==> inputs of amber <==
==> flow/design.v (excerpt) <==
module tt_um_control_top #(
  parameter ADDRW = 24,
  parameter OPCODEW = 2,
  parameter REQ_QDEPTH = 4,
  parameter COMP_QDEPTH = 4
  ) (
    input  wire       ena,       
    input  wire       clk,       
    input  wire       rst_n,     
    input  wire [7:0] ui_in, 
    output wire [7:0] uo_out, 
    input  wire [7:0] uio_in,     
    output wire [7:0] uio_out, 
    output wire [7:0] uio_oe      
);
clock: 3.58 ns
lec_check: 0
cap_margin: 20
core_margin: 2
core_utilization: 72
cts_cluster_diameter: 66
cts_cluster_size: 14
hold_slack_margin: -0.07
place_density: 0.36
setup_slack_margin: 0.87
slew_margin: 40
tns_end_percent: 5
run.sh (not shown) runs the stock make flow with config.mk's settings and CLKGATE_MAP_FILE=.
==> inputs of raven, as changes to amber <==
- ABC_AREA: default -> 1
- CTS_CLUSTER_DIAMETER: 66 -> 396
- HOLD_SLACK_MARGIN: -0.07 -> 0.3
- PLACE_DENSITY: 0.36 -> default
- PLACE_DENSITY_LB_ADDON: default -> 0.04
- SETUP_SLACK_MARGIN: 0.87 -> 0.84
- SLEW_MARGIN: 40 -> 20
- TNS_END_PERCENT: 5 -> default
==> flow/constraint.sdc (replaced) <==
create_clock -name core_clock -period 3.33 [get_ports {clk}]
set_input_delay 0.6660 -clock core_clock [delete_from_list [all_inputs] [get_ports {clk}]]
set_output_delay 0.6660 -clock core_clock [all_outputs]
set_load 0.01 [all_outputs]
==> inputs of juniper, as changes to amber <==
- HOLD_SLACK_MARGIN: -0.07 -> default
- SLEW_MARGIN: 40 -> 20
- TNS_END_PERCENT: 5 -> default
==> flow/constraint.sdc (replaced) <==
create_clock -name core_clock -period 3.66 [get_ports {clk}]
set_input_delay 0.7320 -clock core_clock [delete_from_list [all_inputs] [get_ports {clk}]]
set_output_delay 0.7320 -clock core_clock [all_outputs]
set_load 0.01 [all_outputs]
==> inputs of nickel, as changes to amber <==
- ABC_AREA: default -> 1
- CTS_CLUSTER_DIAMETER: 66 -> default
- CTS_CLUSTER_SIZE: 14 -> default
- HOLD_SLACK_MARGIN: -0.07 -> default
- PLACE_DENSITY: 0.36 -> default
- PLACE_DENSITY_LB_ADDON: default -> 0.02
- SETUP_SLACK_MARGIN: 0.87 -> default
- SLEW_MARGIN: 40 -> 20
- TNS_END_PERCENT: 5 -> default
==> flow/constraint.sdc (replaced) <==
create_clock -name core_clock -period 5.48 [get_ports {clk}]
set_input_delay 1.0960 -clock core_clock [delete_from_list [all_inputs] [get_ports {clk}]]
set_output_delay 1.0960 -clock core_clock [all_outputs]
set_load 0.01 [all_outputs]
==> qor summary <==
quantity	juniper	nickel	raven	amber
Placed wire-length estimate after detailed placement	54900 um	57700 um	61000 um	54200 um
Power drawn by the clock network	7.06 mW	5.87 mW	7.76 mW	7.29 mW
Count of nets after finishing	2822	4239	4290	2815
Tally of filler cells in the layout	2919	3456	3433	2892
Number of unique standard cell types used by synthesis	63	37	37	63
Hold Startpoint	-	deserializer_inst.r_mosi[0]	deserializer_inst.r_cs_n[0]	-
Yosys-reported design area after synthesis	35900 um^2	37500 um^2	37500 um^2	35900 um^2
Total internal power	15.7 mW	12.4 mW	19.4 mW	16.1 mW
Starting density of the core	0.731	0.729	0.729	0.731
Status	complete, no violations	complete, no violations	complete, no violations	complete, no violations
# rows	81	83	83	81
Total core area	49100 um^2	51400 um^2	51400 um^2	49100 um^2
Proportion of netlist area held by the largest area contributor	0.523	0.501	0.501	0.523
Count of mapped cells out of synthesis	2784	4326	4326	2784
Clock-pin slew of the registers on the worst-case setup and hold paths	0.07 ns	0.06 ns	0.07 ns	0.06 ns
Worst-case hold path end point	-	deserializer_inst.r_mosi[1]	deserializer_inst.r_cs_n[1]	-
Vias after detailed routing	23573	30208	30254	23593
Critical path data arrival time	2.51 ns	3.71 ns	2.26 ns	2.65 ns
Number of buffer and inverter stages on the critical path	1	4	5	2
Reg-to-reg critical path endpoint	req_queue_inst.aesQueue[0][51]	deserializer_inst.dest_addr[23]	req_queue_inst.shaQueue[1][20]	req_queue_inst.shaQueue[3][43]
Most common cell in the synthesized netlist	dfrtp_1	nand2_1	nand2_1	dfrtp_1
Final design area excluding fillers	39000 um^2	40700 um^2	40900 um^2	39000 um^2
Class of the tightest hold or removal check	input port to asynchronous set/reset pin	flop to flop	flop to flop	input port to asynchronous set/reset pin
Power and IR drop assume default switching activity.
